==> harbor <==
// clock
module clock(
    input clk,
    input rst,
    input adjust, up, up_ten,
    input h24, world_clock,
    input usa, england, spain,
    input sw_stopwatch,
    input sw_timer,
    input sw_alarm_set,
    input btn_stp_start,
    input btn_stp_reset,
    input btn_alarm_toggle,
    input btn_alarm_stop,
    output [7:0] seg_data, seg_com, seg7,
    output am, pm,
    output led4, led6, led8, 
    output LCD_RS, LCD_RW, LCD_E,
    output [7:0] LCD_DATA,
    output [3:0] rgb_r,
    output piezo_out 
    );
    wire tick_1hz;
    wire [1:0] adjust_mode;
    wire [3:0] cur_h_ten, cur_h_one, cur_m_ten, cur_m_one, cur_s_ten, cur_s_one;
    wire [3:0] disp_h_ten, disp_h_one; 
    wire [3:0] stp_m10, stp_m1, stp_s10, stp_s1, stp_ms10, stp_ms1;
    wire [3:0] stp_run_m10, stp_run_m1, stp_run_s10, stp_run_s1, stp_run_ms10, stp_run_ms1;
    wire [3:0] stp_lap_m10, stp_lap_m1, stp_lap_s10, stp_lap_s1, stp_lap_ms10, stp_lap_ms1;
    wire [3:0] tm_m10, tm_m1, tm_s10, tm_s1;
    wire [3:0] tm_set_m10, tm_set_m1, tm_set_s10, tm_set_s1;
  ...
make LEC_CHECK=0 ABC_AREA=1 CAP_MARGIN=20 CORE_MARGIN=2 CORE_UTILIZATION=72 CTS_CLUSTER_DIAMETER=206 CTS_CLUSTER_SIZE=14 PLACE_DENSITY_LB_ADDON=0.27 SETUP_SLACK_MARGIN=2.39 SLEW_MARGIN=20 TNS_END_PERCENT=80 finish   # period 14.0 ns
run.sh (not shown) runs the stock make flow with config.mk's settings and CLKGATE_MAP_FILE=.
==> inputs of cedar, as changes to harbor <==
==> flow/config.mk (replaced) <==
export PLATFORM = sky130hd
export DESIGN_NAME = clock
export DESIGN_NICKNAME = clock
export VERILOG_FILES = /design/flow/design.v
export SDC_FILE = /design/flow/constraint.sdc
export NUM_CORES = 4
export LEC_CHECK = 0
export CAP_MARGIN = 20
export CORE_MARGIN = 2
export CORE_UTILIZATION = 40
export SLEW_MARGIN = 20
==> flow/constraint.sdc (replaced) <==
create_clock -name core_clock -period 18.6 [get_ports {clk}]
set_input_delay 3.7200 -clock core_clock [delete_from_list [all_inputs] [get_ports {clk}]]
set_output_delay 3.7200 -clock core_clock [all_outputs]
set_load 0.01 [all_outputs]
==> inputs of tundra, as changes to harbor <==
==> flow/config.mk (replaced) <==
export PLATFORM = sky130hd
export DESIGN_NAME = clock
export DESIGN_NICKNAME = clock
export VERILOG_FILES = /design/flow/design.v
export SDC_FILE = /design/flow/constraint.sdc
export NUM_CORES = 4
export LEC_CHECK = 0
export CAP_MARGIN = 20
export CORE_MARGIN = 2
export CORE_UTILIZATION = 65
export SLEW_MARGIN = 20
==> flow/constraint.sdc (replaced) <==
create_clock -name core_clock -period 13.7 [get_ports {clk}]
set_input_delay 2.7400 -clock core_clock [delete_from_list [all_inputs] [get_ports {clk}]]
set_output_delay 2.7400 -clock core_clock [all_outputs]
set_load 0.01 [all_outputs]
==> impl_metrics.csv <==
group,metric,value,unit
outcome,status,"complete, but fails checks",
outcome,violations,"setup timing",
route,drt_iter0_markers,4869,
route,diodes,3,
global_route,grt_pass1_vias,23200,
timing,fin_ws,-0.512,ns
worst_setup_path,crit_path_frequent_cell,"nand2_4",
final_layout,clock_area_share,3.06,%
timing,setup_viol,7,
the above is filed under harbor

==> impl_metrics.csv <==
group,metric,value,unit
route,ant_nets,0,
global_route,grt_pass1_vias,18000,
worst_setup_path,reg2reg_depth,13,
final_layout,logic_area,12700,um2
outcome,status,"timing/DRC/antenna clean",
route,diodes,0,
clock_tree,root_buffer,"clkbuf_16",
route,vias,19300,
global_route,gr-total-overflow,0,
route,drt_iter0_markers,1637,
worst_setup_path,ff2ff_setup_slack,13.73,ns
clock_tree,cts_tree,"yes",
final_layout,clock_area_share,5.50,%
the above is filed under cedar

==> impl_metrics.csv <==
group,metric,value,unit
route,diodes,0,
outcome,status,"timing/DRC/antenna clean",
floorplan,placeableCoreArea,31700,um2
timing,fin_ws,0.344,ns
worst_setup_path,cp.required,10.96,ns
placement,pre_cts_slack,-0.143,ns
timing,max_slew_margin,34.3,%
worst_setup_path,crit_path_frequent_cell,"ha_1",
route,drt_iter0_markers,2474,
run,cap_violations,0,
final_layout,clock_area_share,4.46,%
worst_setup_path,critPathTopFamily,"AND-OR/OR-AND gates",
clock_tree,cts_resized,18,
yosys,yosys_area,21100,um2
the above is filed under tundra


---

==> run K <==
clock again, from the RTL that the note above started with.
clock: 20.3 ns
lec_check: 0
abc_area: 0
cap_margin: 20
core_margin: 6
core_utilization: 52
cts_cluster_size: 33
min_routing_layer: met1
setup_slack_margin: 4.92
slew_margin: 20
==> inputs of run D, as changes to run K <==
- ABC_AREA: 0 -> unset
- CORE_MARGIN: 6 -> 2
- CORE_UTILIZATION: 52 -> 65
- CTS_CLUSTER_DIAMETER: unset -> 218
- CTS_CLUSTER_SIZE: 33 -> unset
- MIN_ROUTING_LAYER: met1 -> unset
- SETUP_SLACK_MARGIN: 4.92 -> 1.63
==> flow/constraint.sdc (replaced) <==
create_clock -name core_clock -period 10.6 [get_ports {clk}]
set_input_delay 2.1200 -clock core_clock [delete_from_list [all_inputs] [get_ports {clk}]]
set_output_delay 2.1200 -clock core_clock [all_outputs]
set_load 0.01 [all_outputs]
==> inputs of run M, as changes to run K <==
- ABC_AREA: 0 -> 1
- CORE_MARGIN: 6 -> 2
- CORE_UTILIZATION: 52 -> 72
- CTS_CLUSTER_DIAMETER: unset -> 218
- CTS_CLUSTER_SIZE: 33 -> 14
- HOLD_SLACK_MARGIN: unset -> -0.08
- MIN_ROUTING_LAYER: met1 -> unset
- PLACE_DENSITY_LB_ADDON: unset -> 0.28
- SETUP_SLACK_MARGIN: 4.92 -> 1.63
==> flow/constraint.sdc (replaced) <==
create_clock -name core_clock -period 12.7 [get_ports {clk}]
set_input_delay 2.5400 -clock core_clock [delete_from_list [all_inputs] [get_ports {clk}]]
set_output_delay 2.5400 -clock core_clock [all_outputs]
set_load 0.01 [all_outputs]
==> comparison table <==
item                                                            run K                 run M                 run D
Number of clock buffers in the layout                              48                    45                    45
Final Util                                                      61.4%                 85.8%                 82.6%
Combinational share of cell area                                54.3%                 49.4%                 51.1%
Via density                                                      6.21                  6.60                  7.26
Number of instances in the synthesized netlist                   2493                  2940                  2493
Cell row count                                                     73                    62                    65
CTS clock-pin slew for the worst setup and hold paths         0.06 ns               0.07 ns               0.06 ns
Outcome                                      timing/DRC/antenna clean       failed layout checks  failed layout checks
Violated checks                                                     -  negative setup slack  negative setup slack
Slew margin rel.                                                28.6%                 18.8%                 21.7%
Number of placed cells counting well taps                        3023                  3410                  3172
Tap cells                                                         525                   384                   402
Total routing resource utilization after global routing         26.5%                 44.5%                 48.1%
Syn_area_per_cell                                            8.45 um2              7.15 um2              8.45 um2
Final instance area                                        0.0245 mm2            0.0246 mm2            0.0262 mm2

---

==> 09-10: inputs <==
clock again, from the RTL that the note above started with.
Settings: LEC_CHECK=0, ABC_AREA=1, CAP_MARGIN=0, CORE_ASPECT_RATIO=0.88, CORE_MARGIN=2, CORE_UTILIZATION=72, CTS_CLUSTER_DIAMETER=44, CTS_CLUSTER_SIZE=88, GPL_ROUTABILITY_DRIVEN=1, HOLD_SLACK_MARGIN=-0.07, PLACE_DENSITY_LB_ADDON=0.28, SETUP_SLACK_MARGIN=2.6, SLEW_MARGIN=20; clock period 10.3 ns.
==> 01-04 (differences from 09-10) <==
==> flow/config.mk (replaced) <==
export PLATFORM = sky130hd
export DESIGN_NAME = clock
export DESIGN_NICKNAME = clock
export VERILOG_FILES = /design/flow/design.v
export SDC_FILE = /design/flow/constraint.sdc
export NUM_CORES = 4
export LEC_CHECK = 0
export ABC_AREA = 1
export CAP_MARGIN = 20
export CORE_MARGIN = 2
export CORE_UTILIZATION = 71
export PLACE_DENSITY_LB_ADDON = 0.27
export SETUP_SLACK_MARGIN = 2.39
export SLEW_MARGIN = 20
==> flow/constraint.sdc (replaced) <==
create_clock -name core_clock -period 17.7 [get_ports {clk}]
set_input_delay 3.5400 -clock core_clock [delete_from_list [all_inputs] [get_ports {clk}]]
set_output_delay 3.5400 -clock core_clock [all_outputs]
set_load 0.01 [all_outputs]
==> 10-25 (differences from 09-10) <==
==> flow/config.mk (replaced) <==
export PLATFORM = sky130hd
export DESIGN_NAME = clock
export DESIGN_NICKNAME = clock
export VERILOG_FILES = /design/flow/design.v
export SDC_FILE = /design/flow/constraint.sdc
export NUM_CORES = 4
export LEC_CHECK = 0
export CAP_MARGIN = 20
export CORE_MARGIN = 2
export CORE_UTILIZATION = 40
export SETUP_SLACK_MARGIN = 2.99
export SLEW_MARGIN = 20
==> flow/constraint.sdc (replaced) <==
create_clock -name core_clock -period 18.6 [get_ports {clk}]
set_input_delay 3.7200 -clock core_clock [delete_from_list [all_inputs] [get_ports {clk}]]
set_output_delay 3.7200 -clock core_clock [all_outputs]
set_load 0.01 [all_outputs]
==> comparison table <==
Outcome: 01-04 finished clean; 09-10 finished with violations; 10-25 finished clean
Reasons for failing layout checks: 01-04 -; 09-10 setup timing; 10-25 -
Worst slew pin tran: 01-04 1040 ps; 09-10 1100 ps; 10-25 978 ps
Layout inverter count without the clock tree: 01-04 497; 09-10 497; 10-25 87
Cell count of the worst reg-to-reg path: 01-04 20; 09-10 13; 10-25 13
Start of the worst register-to-register path: 01-04 u_lcd.char_idx[0]$_DFFE_PP0P_; 09-10 u_stopwatch.cnt_div[5]$_DFF_PP0_; 10-25 u_lcd.char_idx[1]$_DFFE_PP0P_
Kind of critical path: 01-04 in -> out; 09-10 reg -> out; 10-25 in -> out
TritonRoute pass-1 iters: 01-04 8; 09-10 30; 10-25 5
Final period util: 01-04 83.6%; 09-10 114%; 10-25 83.5%
Highest net fanout along the worst path: 01-04 16; 09-10 6; 10-25 13
Delay contributed by the slowest stage of the critical path: 01-04 270 ps; 09-10 610 ps; 10-25 550 ps
Floorplan Utilization: 01-04 71.5%; 09-10 73.4%; 10-25 40.2%
Master of the slowest instance on the critical path: 01-04 sky130_fd_sc_hd__nor3_2; 09-10 sky130_fd_sc_hd__fa_2; 10-25 sky130_fd_sc_hd__clkdlybuf4s50_1
Arrival @ worst endpoint: 01-04 11,260 ps; 09-10 9710 ps; 10-25 11,810 ps
Non-filler cells in the finished layout: 01-04 3,467; 09-10 3,679; 10-25 3,283
Setup Total Neg Slack: 01-04 0 ps; 09-10 -10,060 ps; 10-25 0 ps
Number of vias in the routed layout: 01-04 22,200; 09-10 24,500; 10-25 19,300
Buffers & Inverters on Critical Path: 01-04 12; 09-10 14; 10-25 8
Insertion Delay late pin: 01-04 600 ps; 09-10 580 ps; 10-25 560 ps
Post-cts repair resize count: 01-04 34; 09-10 94; 10-25 65
Net total in the final layout: 01-04 3,153; 09-10 3,362; 10-25 2,668
GRT Util Overall: 01-04 41.2%; 09-10 48.3%; 10-25 23.0%
Required time of the critical path: 01-04 14,160 ps; 09-10 8240 ps; 10-25 14,880 ps

---

==> 09-22 <==
Starting RTL as in the previous note.
==> flow/config.mk <==
export PLATFORM = sky130hd
export DESIGN_NAME = clock
export DESIGN_NICKNAME = clock
export VERILOG_FILES = /design/flow/design.v
export SDC_FILE = /design/flow/constraint.sdc
export NUM_CORES = 4
export LEC_CHECK = 0
export ABC_AREA = 0
export CAP_MARGIN = 35
export CORE_MARGIN = 2
export CORE_UTILIZATION = 34
export CTS_CLUSTER_SIZE = 27
export HOLD_SLACK_MARGIN = 0.06
export PLACE_DENSITY_LB_ADDON = 0.08
export SETUP_SLACK_MARGIN = 2.79
export SLEW_MARGIN = 20
export TNS_END_PERCENT = 70
==> flow/constraint.sdc <==
create_clock -name core_clock -period 11.1 [get_ports {clk}]
set_input_delay 2.2200 -clock core_clock [delete_from_list [all_inputs] [get_ports {clk}]]
set_output_delay 2.2200 -clock core_clock [all_outputs]
set_load 0.01 [all_outputs]
==> inputs of 10-15, as changes to 09-22 <==
==> flow/config.mk (replaced) <==
export PLATFORM = sky130hd
export DESIGN_NAME = clock
export DESIGN_NICKNAME = clock
export VERILOG_FILES = /design/flow/design.v
export SDC_FILE = /design/flow/constraint.sdc
export NUM_CORES = 4
export LEC_CHECK = 0
export ABC_AREA = 1
export CAP_MARGIN = 20
export CORE_MARGIN = 2
export CORE_UTILIZATION = 72
export CTS_CLUSTER_DIAMETER = 202
export CTS_CLUSTER_SIZE = 22
export PLACE_DENSITY_LB_ADDON = 0.25
export SETUP_SLACK_MARGIN = -0.73
export SLEW_MARGIN = 20
==> flow/constraint.sdc (replaced) <==
create_clock -name core_clock -period 10.3 [get_ports {clk}]
set_input_delay 2.0600 -clock core_clock [delete_from_list [all_inputs] [get_ports {clk}]]
set_output_delay 2.0600 -clock core_clock [all_outputs]
set_load 0.01 [all_outputs]
==> inputs of 06-16, as changes to 09-22 <==
==> flow/config.mk (replaced) <==
export PLATFORM = sky130hd
export DESIGN_NAME = clock
export DESIGN_NICKNAME = clock
export VERILOG_FILES = /design/flow/design.v
export SDC_FILE = /design/flow/constraint.sdc
export NUM_CORES = 4
export LEC_CHECK = 0
export CAP_MARGIN = 0
export CELL_PAD_IN_SITES_GLOBAL_PLACEMENT = 0
export CORE_MARGIN = 2
export CORE_UTILIZATION = 40
export CTS_CLUSTER_SIZE = 44
export MAX_ROUTING_LAYER = met4
export SETUP_SLACK_MARGIN = 2.28
export SLEW_MARGIN = 20
==> flow/constraint.sdc (replaced) <==
create_clock -name core_clock -period 29.3 [get_ports {clk}]
set_input_delay 5.8600 -clock core_clock [delete_from_list [all_inputs] [get_ports {clk}]]
set_output_delay 5.8600 -clock core_clock [all_outputs]
set_load 0.01 [all_outputs]
==> inputs of 11-09, as changes to 09-22 <==
==> flow/config.mk (replaced) <==
export PLATFORM = sky130hd
export DESIGN_NAME = clock
export DESIGN_NICKNAME = clock
export VERILOG_FILES = /design/flow/design.v
export SDC_FILE = /design/flow/constraint.sdc
export NUM_CORES = 4
export LEC_CHECK = 0
export ABC_AREA = 0
export CAP_MARGIN = 20
export CORE_ASPECT_RATIO = 0.56
export CORE_MARGIN = 2
export CORE_UTILIZATION = 17
export CTS_CLUSTER_DIAMETER = 119
export CTS_CLUSTER_SIZE = 24
export GPL_ROUTABILITY_DRIVEN = 1
export HOLD_SLACK_MARGIN = -0.07
export SETUP_SLACK_MARGIN = -0.41
export SLEW_MARGIN = 20
==> flow/constraint.sdc (replaced) <==
create_clock -name core_clock -period 7.69 [get_ports {clk}]
set_input_delay 1.5380 -clock core_clock [delete_from_list [all_inputs] [get_ports {clk}]]
set_output_delay 1.5380 -clock core_clock [all_outputs]
set_load 0.01 [all_outputs]
==> comparison <==
- Synthesized cell count: 10-15 is higher than 09-22 (18%).
- Against 10-15, the sequential share of layout area of 09-22 is lower by 1.8 points.
- Cell count, lowest first: 06-16, 10-15, 09-22, 11-09.
- The highest clock skew belongs to 11-09, the lowest to 06-16.
- 09-22 finished but failed the layout checks on setup timing. 11-09 ran to the end with violations: setup timing. 10-15 reached the layout checks and failed them: setup timing. 06-16 ran to the end with no violations.
- Via count, lowest first: 06-16, 09-22, 11-09, 10-15.
- Core utilization: 11-09 is lower than 09-22 (21 points).
==> figures <==
| metric | 06-16 | 10-15 | 11-09 | 09-22 |
|---|---|---|---|---|
| Outcome | timing/DRC/antenna clean | complete, but fails checks | complete, but fails checks | complete, but fails checks |
| Layout check failures | - | setup timing | setup timing | setup timing |
| Critical path start-end classification | in -> out | reg -> out | reg -> out | reg -> out |
| Final cycle utilization of the critical path | 74.94% | 116.1% | 149.6% | 111.6% |
| Total routing usage reported by global routing | 23.68% | 46.11% | 11.50% | 21.71% |
| Syn Std Cell Area | 21060 um^2 | 21030 um^2 | 21060 um^2 | 21060 um^2 |
| Post CTS Setup Buffer Count | 0 | 47 | 26 | 16 |
| Post-synthesis share of cell area spent on xor and xnor gates | 6.281% | 2.743% | 6.281% | 6.281% |
| FP Core Util | 40.23% | 73.27% | 17.17% | 34.25% |
| Arithmetic-cell share of the synthesized area counting full adders, half adders and majority gates | 5.110% | 5.069% | 5.110% | 5.110% |
| Tapcell Cnt | 688 | 384 | 1666 | 790 |
| Pin count of the biggest net entering global routing | 167 | 162 | 181 | 69 |
| Data arrival time of the worst path | 16.10 ns | 9.90 ns | 9.97 ns | 10.17 ns |
